==> 02-07: inputs <==
==> flow/design.v <==
module NCO #(N = 32)(
  input clk,                  
  input rst,                  
  input [N-1:0] ctrl,         
  output reg [15:0] sin_out   
);
reg [N-1:0] phase;
always @(posedge clk) begin
  if (rst)
    phase <= {N{1'b0}};
  else
    phase <= phase + ctrl;
end
reg [5:0] sin_lut_sel;
reg [15:0] sin_lut_val;
always @(*) begin
  sin_lut_sel <= phase[N-2] ? ~(phase[N-3:N-8]-1'b1) : phase[N-3:N-8];
  if (phase[N-2] & ~|phase[N-3:N-8]) begin
    sin_out <= phase[N-1] ? 16'b10000000_00000001 : 16'b01111111_11111111;
  end else begin
    sin_out <= phase[N-1] ? (~sin_lut_val+1'b1) : sin_lut_val;    
  end
  case(sin_lut_sel)
    6'h00 : sin_lut_val <= 16'h0000;
    6'h01 : sin_lut_val <= 16'h0324;
    6'h02 : sin_lut_val <= 16'h0648;
    6'h03 : sin_lut_val <= 16'h096A;
    6'h04 : sin_lut_val <= 16'h0C8C;
    6'h05 : sin_lut_val <= 16'h0FAB;
    6'h06 : sin_lut_val <= 16'h12C8;
    6'h07 : sin_lut_val <= 16'h15E2;
    6'h08 : sin_lut_val <= 16'h18F9;
    6'h09 : sin_lut_val <= 16'h1C0B;
    6'h0A : sin_lut_val <= 16'h1F1A;
    6'h0B : sin_lut_val <= 16'h2223;
    6'h0C : sin_lut_val <= 16'h2528;
    6'h0D : sin_lut_val <= 16'h2826;
    6'h0E : sin_lut_val <= 16'h2B1F;
    6'h0F : sin_lut_val <= 16'h2E11;
    6'h10 : sin_lut_val <= 16'h30FB;
    6'h11 : sin_lut_val <= 16'h33DF;
    6'h12 : sin_lut_val <= 16'h36BA;
    6'h13 : sin_lut_val <= 16'h398C;
    6'h14 : sin_lut_val <= 16'h3C56;
    6'h15 : sin_lut_val <= 16'h3F17;
    6'h16 : sin_lut_val <= 16'h41CE;
    6'h17 : sin_lut_val <= 16'h447A;
    6'h18 : sin_lut_val <= 16'h471C;
    6'h19 : sin_lut_val <= 16'h49B4;
    6'h1A : sin_lut_val <= 16'h4C3F;
    6'h1B : sin_lut_val <= 16'h4EBF;
    6'h1C : sin_lut_val <= 16'h5133;
    6'h1D : sin_lut_val <= 16'h539B;
    6'h1E : sin_lut_val <= 16'h55F5;
    6'h1F : sin_lut_val <= 16'h5842;
    6'h20 : sin_lut_val <= 16'h5A82;
    6'h21 : sin_lut_val <= 16'h5CB3;
    6'h22 : sin_lut_val <= 16'h5ED7;
    6'h23 : sin_lut_val <= 16'h60EB;
    6'h24 : sin_lut_val <= 16'h62F1;
    6'h25 : sin_lut_val <= 16'h64E8;
    6'h26 : sin_lut_val <= 16'h66CF;
    6'h27 : sin_lut_val <= 16'h68A6;
    6'h28 : sin_lut_val <= 16'h6A6D;
    6'h29 : sin_lut_val <= 16'h6C23;
    6'h2A : sin_lut_val <= 16'h6DC9;
    6'h2B : sin_lut_val <= 16'h6F5E;
    6'h2C : sin_lut_val <= 16'h70E2;
    6'h2D : sin_lut_val <= 16'h7254;
    6'h2E : sin_lut_val <= 16'h73B5;
    6'h2F : sin_lut_val <= 16'h7504;
    6'h30 : sin_lut_val <= 16'h7641;
    6'h31 : sin_lut_val <= 16'h776B;
    6'h32 : sin_lut_val <= 16'h7884;
    6'h33 : sin_lut_val <= 16'h7989;
    6'h34 : sin_lut_val <= 16'h7A7C;
    6'h35 : sin_lut_val <= 16'h7B5C;
    6'h36 : sin_lut_val <= 16'h7C29;
    6'h37 : sin_lut_val <= 16'h7CE3;
    6'h38 : sin_lut_val <= 16'h7D89;
    6'h39 : sin_lut_val <= 16'h7E1D;
    6'h3A : sin_lut_val <= 16'h7E9C;
    6'h3B : sin_lut_val <= 16'h7F09;
    6'h3C : sin_lut_val <= 16'h7F61;
    6'h3D : sin_lut_val <= 16'h7FA6;
    6'h3E : sin_lut_val <= 16'h7FD8;
    6'h3F : sin_lut_val <= 16'h7FF5;
  endcase
end
endmodule
module Chirp #(N = 32)(
  input clk,
  input rst,
  input [7:0] delay,           
  input reverse,               
  input [N-1:0] min_ctrl,      
  input [N-1:0] max_ctrl,      
  input [N-1:0] inc_rate,      
  input [N-1:0] div_rate,      
  output reg nco_reset,        
  output reg [N-1:0] nco_ctrl  
);
wire [N-1:0] stt_ctrl;
wire [N-1:0] end_ctrl;
wire end_flag;
assign stt_ctrl = reverse ? max_ctrl : min_ctrl;
assign end_ctrl = reverse ? min_ctrl : max_ctrl;
assign end_flag = reverse ? (nco_ctrl <= end_ctrl) : (nco_ctrl >= end_ctrl);
reg [N-1:0] rate_count;
reg [7:0] delay_count;
always @(posedge clk) begin
  if (rst) begin
    rate_count <= {N{1'b0}};
    delay_count <= 4'b0;
    nco_reset <= 1'b1;
    nco_ctrl <= {N{1'b0}};
  end else begin
    if (end_flag) begin
      nco_ctrl <= stt_ctrl;
      rate_count <= rate_count + 1'b1;
    end else if (rate_count >= div_rate) begin
      nco_ctrl <= reverse ? nco_ctrl - inc_rate : nco_ctrl + inc_rate;
      rate_count <= {N{1'b0}};
    end else
      rate_count <= rate_count + 1'b1;
    if (end_flag) begin
      if (delay_count >= delay)
        delay_count <= 8'b0;
      else
        delay_count <= delay_count + 1'b1;
    end
    nco_reset <= |delay_count;
  end
end
endmodule
module WaveGenerator #(N = 32, M = 16)(
  input clk,
  input rst,
  input chirp_reverse,             
  input [7:0] chirp_delay,         
  input [N-1:0] chirp_min_ctrl,    
  input [N-1:0] chirp_max_ctrl,    
  input [N-1:0] chirp_inc_rate,    
  input [N-1:0] chirp_div_rate,    
  output reg [M-1:0] waveform     
);
reg nco_reset;
reg [N-1:0] nco_ctrl;
wire chirp_nco_reset;
wire [N-1:0] chirp_nco_ctrl;
wire [15:0] sin_out;
always @(posedge clk) begin
  nco_ctrl <= chirp_nco_ctrl;
  nco_reset <= chirp_nco_reset;
  waveform <= sin_out;
end
NCO #(.N(N)) NCO0 (
  .clk     ( clk       ),  
  .rst     ( nco_reset ),  
  .ctrl    ( nco_ctrl  ),  
  .sin_out ( sin_out   )  
);
Chirp #(.N(N)) Chirp0 (
  .clk       ( clk             ),  
  .rst       ( rst             ),  
  .delay     ( chirp_delay     ),  
  .reverse   ( chirp_reverse   ),  
  .min_ctrl  ( chirp_min_ctrl  ),  
  .max_ctrl  ( chirp_max_ctrl  ),  
  .inc_rate  ( chirp_inc_rate  ),  
  .div_rate  ( chirp_div_rate  ),  
  .nco_reset ( chirp_nco_reset ),  
  .nco_ctrl  ( chirp_nco_ctrl  )   
);
endmodule
==> flow/run.sh <==
#!/bin/bash
# the make line also repeats each setting of config.mk as NAME=value (left out here)
make -C /OpenROAD-flow-scripts/flow DESIGN_CONFIG=/design/flow/config.mk WORK_HOME=/design/flow/orfs CLKGATE_MAP_FILE= finish
==> flow/config.mk <==
export PLATFORM = sky130hd
export DESIGN_NAME = WaveGenerator
export DESIGN_NICKNAME = WaveGenerator
export VERILOG_FILES = /design/flow/design.v
export SDC_FILE = /design/flow/constraint.sdc
export NUM_CORES = 4
export LEC_CHECK = 0
export CAP_MARGIN = 5
export CELL_PAD_IN_SITES_GLOBAL_PLACEMENT = 0
export CORE_MARGIN = 2
export CORE_UTILIZATION = 70
export CTS_CLUSTER_DIAMETER = 361
export CTS_CLUSTER_SIZE = 32
export GPL_ROUTABILITY_DRIVEN = 1
export HOLD_SLACK_MARGIN = -0.08
export PLACE_DENSITY = 0.65
export SETUP_SLACK_MARGIN = -0.36
export SLEW_MARGIN = 35
==> flow/constraint.sdc <==
create_clock -name core_clock -period 4.01 [get_ports {clk}]
set_input_delay 0.8020 -clock core_clock [delete_from_list [all_inputs] [get_ports {clk}]]
set_output_delay 0.8020 -clock core_clock [all_outputs]
set_load 0.01 [all_outputs]
==> 08-05 (differences from 02-07) <==
==> flow/config.mk (replaced) <==
export PLATFORM = sky130hd
export DESIGN_NAME = WaveGenerator
export DESIGN_NICKNAME = WaveGenerator
export VERILOG_FILES = /design/flow/design.v
export SDC_FILE = /design/flow/constraint.sdc
export NUM_CORES = 4
export LEC_CHECK = 0
export CAP_MARGIN = 20
export CORE_MARGIN = 2
export CORE_UTILIZATION = 64
export CTS_CLUSTER_SIZE = 62
export SLEW_MARGIN = 20
==> flow/constraint.sdc (replaced) <==
create_clock -name core_clock -period 4.43 [get_ports {clk}]
set_input_delay 0.8860 -clock core_clock [delete_from_list [all_inputs] [get_ports {clk}]]
set_output_delay 0.8860 -clock core_clock [all_outputs]
set_load 0.01 [all_outputs]
==> 12-25 (differences from 02-07) <==
==> flow/config.mk (replaced) <==
export PLATFORM = sky130hd
export DESIGN_NAME = WaveGenerator
export DESIGN_NICKNAME = WaveGenerator
export VERILOG_FILES = /design/flow/design.v
export SDC_FILE = /design/flow/constraint.sdc
export NUM_CORES = 4
export LEC_CHECK = 0
export CAP_MARGIN = 20
export CORE_MARGIN = 2
export CORE_UTILIZATION = 70
export CTS_CLUSTER_DIAMETER = 360
export CTS_CLUSTER_SIZE = 32
export HOLD_SLACK_MARGIN = -0.08
export PLACE_DENSITY = 0.64
export SETUP_SLACK_MARGIN = -0.37
export SLEW_MARGIN = 20
==> flow/constraint.sdc (replaced) <==
create_clock -name core_clock -period 5.37 [get_ports {clk}]
set_input_delay 1.0740 -clock core_clock [delete_from_list [all_inputs] [get_ports {clk}]]
set_output_delay 1.0740 -clock core_clock [all_outputs]
set_load 0.01 [all_outputs]
==> comparison <==
- 08-05 finished but failed the layout checks on negative setup slack. 02-07 died in global routing (5_1_grt). 12-25 completed without violations.
- Between 12-25 and 08-05, the lower core utilization is in 08-05 (gap 2.6 points).
- Of 08-05 and 12-25, 12-25 has the higher count of clock-buffer cells in the layout (gap 2).
- Of 08-05 and 12-25, 08-05 has the higher via count (gap about 2.3%, measured against 12-25).
- Of 08-05 and 12-25, 08-05 has the higher total power (gap about 27%, measured against 12-25).
- Setup slack: 08-05 is worse than 12-25 (0.34 ns).
- Die area: 08-05 is larger than 02-07 (about 9%).
- In 12-25 the clock skew is lower than in 08-05, by 0.0079 ns.
No activity file was given, so power comes from the tool's default toggle rates.
